==> inputs of trial 24 <==
// top
module top(
    input rst, clk,
    input [11:0] ar, ai, br, bi,
    output [23:0] Pi, Pr
);
    wire PP1_CE, PP2_CE, a_sel, b_sel, add, PI_CE, PR_CE;
    control_unit uut1(
        .clk(clk),
        .rst(rst),
        .a_sel(a_sel),
        .b_sel(b_sel),
        .PP1_CE(PP1_CE),
        .PP2_CE(PP2_CE),
        .add(add),
        .PR_CE(PR_CE),
        .PI_CE(PI_CE)
    );
    datapath uut2(
        .clk(clk),
        .rst(rst),
        .a_sel(a_sel),
        .b_sel(b_sel),
        .PP1_CE(PP1_CE),
        .PP2_CE(PP2_CE),
        .add(add),
        .PR_CE(PR_CE),
        .PI_CE(PI_CE),
        .ar(ar),
        .ai(ai),
        .br(br),
        .bi(bi),
        .Pr(Pr),
        .Pi(Pi)
    );
endmodule
==> flow/config.mk <==
export PLATFORM = sky130hd
export DESIGN_NAME = top
export DESIGN_NICKNAME = top
export VERILOG_FILES = /design/flow/design.v
export SDC_FILE = /design/flow/constraint.sdc
export NUM_CORES = 4
export LEC_CHECK = 0
export ABC_AREA = 1
export CAP_MARGIN = 20
export CELL_PAD_IN_SITES_GLOBAL_PLACEMENT = 0
export CORE_MARGIN = 2
export CORE_UTILIZATION = 70
export CTS_CLUSTER_DIAMETER = 51
export CTS_CLUSTER_SIZE = 47
export PLACE_DENSITY_LB_ADDON = 0.28
export SETUP_SLACK_MARGIN = 0.29
export SLEW_MARGIN = 20
export TNS_END_PERCENT = 55
==> flow/constraint.sdc <==
create_clock -name core_clock -period 5.28 [get_ports {clk}]
set_input_delay 1.0560 -clock core_clock [delete_from_list [all_inputs] [get_ports {clk}]]
set_output_delay 1.0560 -clock core_clock [all_outputs]
set_load 0.01 [all_outputs]
run.sh (not shown) runs the stock make flow with config.mk's settings and CLKGATE_MAP_FILE=.
==> build 49: changes against trial 24 <==
CORE_UTILIZATION = 54   (was 70)
CTS_CLUSTER_DIAMETER = 234   (was 51)
CTS_CLUSTER_SIZE = 95   (was 47)
PLACE_DENSITY_LB_ADDON = 0.05   (was 0.28)
SETUP_SLACK_MARGIN = -0.31   (was 0.29)
==> trial 32: changes against trial 24 <==
ABC_AREA = not set   (was 1)
CELL_PAD_IN_SITES_GLOBAL_PLACEMENT = not set   (was 0)
CORE_UTILIZATION = 66   (was 70)
CTS_CLUSTER_SIZE = not set   (was 47)
PLACE_DENSITY_LB_ADDON = not set   (was 0.28)
SETUP_SLACK_MARGIN = not set   (was 0.29)
TNS_END_PERCENT = not set   (was 55)
==> flow/constraint.sdc (replaced) <==
create_clock -name core_clock -period 5.51 [get_ports {clk}]
set_input_delay 1.1020 -clock core_clock [delete_from_list [all_inputs] [get_ports {clk}]]
set_output_delay 1.1020 -clock core_clock [all_outputs]
set_load 0.01 [all_outputs]
==> trial 26: changes against trial 24 <==
CELL_PAD_IN_SITES_DETAIL_PLACEMENT = 2   (was not set)
CORE_UTILIZATION = 17   (was 70)
CTS_CLUSTER_DIAMETER = not set   (was 51)
CTS_CLUSTER_SIZE = not set   (was 47)
GPL_TIMING_DRIVEN = 0   (was not set)
PLACE_DENSITY_LB_ADDON = 0.05   (was 0.28)
SETUP_SLACK_MARGIN = not set   (was 0.29)
==> summary of the runs <==
- Trial 26 completed and failed the layout checks on negative setup slack. Build 49 produced a layout that fails on negative setup slack. Trial 24 stopped in global routing (5_1_grt) (GRT-0116). Trial 32 finished but failed the layout checks on negative setup slack.
- In build 49 the setup slack is better than in trial 32, by 0.49 ns.
- In count of clock-buffer cells in the layout, build 49 and trial 32 do not differ.
- Against trial 32, the via count of trial 26 is smaller by 10%.
- Against build 49, the synthesized area of trial 32 is smaller by 6.1%.
- Of trial 32 and trial 26, trial 26 has the higher cell count (gap about 36%, measured against trial 26).
- In trial 26 the design area is larger than in trial 32, by about 9%.
- Die size: trial 32 < trial 24 < build 49 < trial 26.
==> figures <==
Outcome: trial 26 complete, but fails checks; trial 24 aborted with a tool error; trial 32 complete, but fails checks; build 49 complete, but fails checks
Last stage reached: trial 26 -; trial 24 global routing (5_1_grt); trial 32 -; build 49 -
Violated checks: trial 26 negative setup slack; trial 24 -; trial 32 negative setup slack; build 49 negative setup slack
Total negative slack for setup checks: trial 26 -0.633 ns; trial 24 -; trial 32 -14.98 ns; build 49 -5.06 ns
Std cell rows: trial 26 94; trial 24 46; trial 32 46; build 49 52
PostCTS Resize Cnt: trial 26 355; trial 24 240; trial 32 218; build 49 21
Post-Synthesis Cell Area: trial 26 11,300 um2; trial 24 11,300 um2; trial 32 10,600 um2; build 49 11,300 um2
Standard cell area after detailed placement: trial 26 13,400 um2; trial 24 13,500 um2; trial 32 12,900 um2; build 49 13,300 um2
Register share after synthesis: trial 26 22.5%; trial 24 22.5%; trial 32 23.9%; build 49 22.5%
Uppermost layer routed: trial 26 met4; trial 24 -; trial 32 met5; build 49 met4
Critical Path Start Type: trial 26 primary input; trial 24 -; trial 32 primary input; build 49 primary input
Wire length on met3: trial 26 632 um; trial 24 -; trial 32 6.62 mm; build 49 801 um
WS Path Type: trial 26 in2reg; trial 24 -; trial 32 in2reg; build 49 in2reg
Inst Count DP: trial 26 2,543; trial 24 1,975; trial 32 1,622; build 49 2,039
Finished Cell Area: trial 26 16,100 um2; trial 24 -; trial 32 14,700 um2; build 49 14,200 um2
Area of the multi-input gates: trial 26 8610 um2; trial 24 -; trial 32 8360 um2; build 49 7800 um2
Vertical die dimension: trial 26 261 um; trial 24 131 um; trial 32 131 um; build 49 148 um

* * *

==> v16 <==
==> flow/design.v <==
module control_unit(
    input clk, rst,
    output reg a_sel, b_sel, PP1_CE, PP2_CE, add, PR_CE, PI_CE
);
    parameter S1 = 3'b001,
              S2 = 3'b010,
              S3 = 3'b011,
              S4 = 3'b100,
              S5 = 3'b101;
    reg [2:0] state, next;
    always @(posedge clk or posedge rst) begin
        if (rst)
            state <= S1;
        else
            state <= next;
    end
    always @(*) begin
        next = S1;
        PP1_CE = 0;
        PP2_CE = 0;
        add = 0;
        PR_CE = 0;
        PI_CE = 0;
        a_sel = 0;
        b_sel = 0;
        case (state) 
            S1: begin
					if(!rst)
                next = S2;
                PP1_CE = 1;
            end
            S2: begin
                next = S3;
                a_sel = 1;
                b_sel = 1;					 
                PP2_CE = 1;
            end
            S3: begin
                next = S4;
                b_sel = 1;
                PP1_CE = 1;					
                add = 1;
                PR_CE = 1;
            end
            S4: begin
                next = S5;
                a_sel = 1;
                PP2_CE = 1;
            end
            S5: begin
                next = S1;
                PI_CE = 1;
            end
        endcase
    end
endmodule
module datapath(
    input clk, rst,
    input a_sel, b_sel, PP1_CE, PP2_CE, add, PR_CE, PI_CE,
    input [11:0] ar, ai, br, bi,
    output reg [23:0] Pr, Pi
);
    wire [11:0] a_mux, b_mux;
    reg [23:0] PP1, PP2, PPs;
    wire [23:0] pro;
    assign a_mux = a_sel ? ai : ar;
    assign b_mux = b_sel ? bi : br;
    assign pro = a_mux * b_mux;  
    always @(posedge clk or posedge rst) begin
        if (rst) begin
            PP1 <= 0;
            PP2 <= 0;
        end else begin
            if (PP1_CE) 
                PP1 <= pro;
            if (PP2_CE) 
                PP2 <= pro;
        end
    end
    always @(*) begin
        if (!add)
            PPs = PP1 + PP2;
        else
            PPs = PP1 - PP2;
    end
    always @(posedge clk or posedge rst) begin
        if (rst) begin
            Pr <= 0;
            Pi <= 0;
        end else begin
            if (PR_CE) 
                Pr <= PPs;
            if (PI_CE) 
                Pi <= PPs;
        end
    end
endmodule
module top(
    input rst, clk,
    input [11:0] ar, ai, br, bi,
    output [23:0] Pi, Pr
);
    wire PP1_CE, PP2_CE, a_sel, b_sel, add, PI_CE, PR_CE;
    control_unit uut1(
        .clk(clk),
        .rst(rst),
        .a_sel(a_sel),
        .b_sel(b_sel),
        .PP1_CE(PP1_CE),
        .PP2_CE(PP2_CE),
        .add(add),
        .PR_CE(PR_CE),
        .PI_CE(PI_CE)
    );
    datapath uut2(
        .clk(clk),
        .rst(rst),
        .a_sel(a_sel),
        .b_sel(b_sel),
        .PP1_CE(PP1_CE),
        .PP2_CE(PP2_CE),
        .add(add),
        .PR_CE(PR_CE),
        .PI_CE(PI_CE),
        .ar(ar),
        .ai(ai),
        .br(br),
        .bi(bi),
        .Pr(Pr),
        .Pi(Pi)
    );
endmodule
==> flow/run.sh <==
#!/bin/bash
# the make line also repeats each setting of config.mk as NAME=value (left out here)
make -C /OpenROAD-flow-scripts/flow DESIGN_CONFIG=/design/flow/config.mk WORK_HOME=/design/flow/orfs CLKGATE_MAP_FILE= finish
==> flow/config.mk <==
export PLATFORM = sky130hd
export DESIGN_NAME = top
export DESIGN_NICKNAME = top
export VERILOG_FILES = /design/flow/design.v
export SDC_FILE = /design/flow/constraint.sdc
export NUM_CORES = 4
export LEC_CHECK = 0
export ABC_AREA = 1
export CAP_MARGIN = 20
export CORE_MARGIN = 2
export CORE_UTILIZATION = 68
export CTS_CLUSTER_SIZE = 96
export PLACE_DENSITY = 0.36
export SETUP_SLACK_MARGIN = -0.36
export SLEW_MARGIN = 20
==> flow/constraint.sdc <==
create_clock -name core_clock -period 3.86 [get_ports {clk}]
set_input_delay 0.7720 -clock core_clock [delete_from_list [all_inputs] [get_ports {clk}]]
set_output_delay 0.7720 -clock core_clock [all_outputs]
set_load 0.01 [all_outputs]
==> v26 (differences from v16) <==
==> flow/config.mk (replaced) <==
export PLATFORM = sky130hd
export DESIGN_NAME = top
export DESIGN_NICKNAME = top
export VERILOG_FILES = /design/flow/design.v
export SDC_FILE = /design/flow/constraint.sdc
export NUM_CORES = 4
export LEC_CHECK = 0
export ABC_AREA = 0
export CAP_MARGIN = 20
export CORE_MARGIN = 2
export CORE_UTILIZATION = 64
export CTS_CLUSTER_SIZE = 96
export PLACE_DENSITY = 0.43
export SLEW_MARGIN = 20
==> flow/constraint.sdc (replaced) <==
create_clock -name core_clock -period 4.06 [get_ports {clk}]
set_input_delay 0.8120 -clock core_clock [delete_from_list [all_inputs] [get_ports {clk}]]
set_output_delay 0.8120 -clock core_clock [all_outputs]
set_load 0.01 [all_outputs]
==> results <==
item                                                                      v26                       v16
Outcome                                              finished with violations  finished with violations
Layout check failures                                    negative setup slack      negative setup slack
Final-layout clock buffer total                                            11                         9
Detailed-route wire length                                           28800 um                  40500 um
Post-Layout Cell Count                                                   1664                      2046
Share of the core filled by cells before placement                      66.1%                     68.6%
Kind of launch point of the worst setup path                         register             primary input
Highest cell delay on the worst timing path                            530 ps                    500 ps
Number of filler cells placed in the layout                               856                       726
Multi-input combinational gate total                                      914                      1136
Area growth from synthesis to layout                                    32.4%                     31.3%
Critical path origin                                            uut1.state[2]                     ar[2]
Multi-input gate area in the final layout                           8020 um^2                 8170 um^2
Clk pin slew, worst setup/hold paths                                    70 ps                     80 ps
Global-route met2 utilization                                           60.1%                     72.9%
Fraction of standard cell area in multi-input logic                     57.3%                     55.2%
Wire length on met2                                                  14800 um                  19300 um
Utilization after layout                                                87.5%                     90.1%
Area of all sequential standard cells                               2530 um^2                 2530 um^2
Dominant cell type by count on the critical path                         fa_1                   nand2_1
Total number of vias                                                     9533                     12500
Wire length per cell                                                  17.3 um                   19.8 um
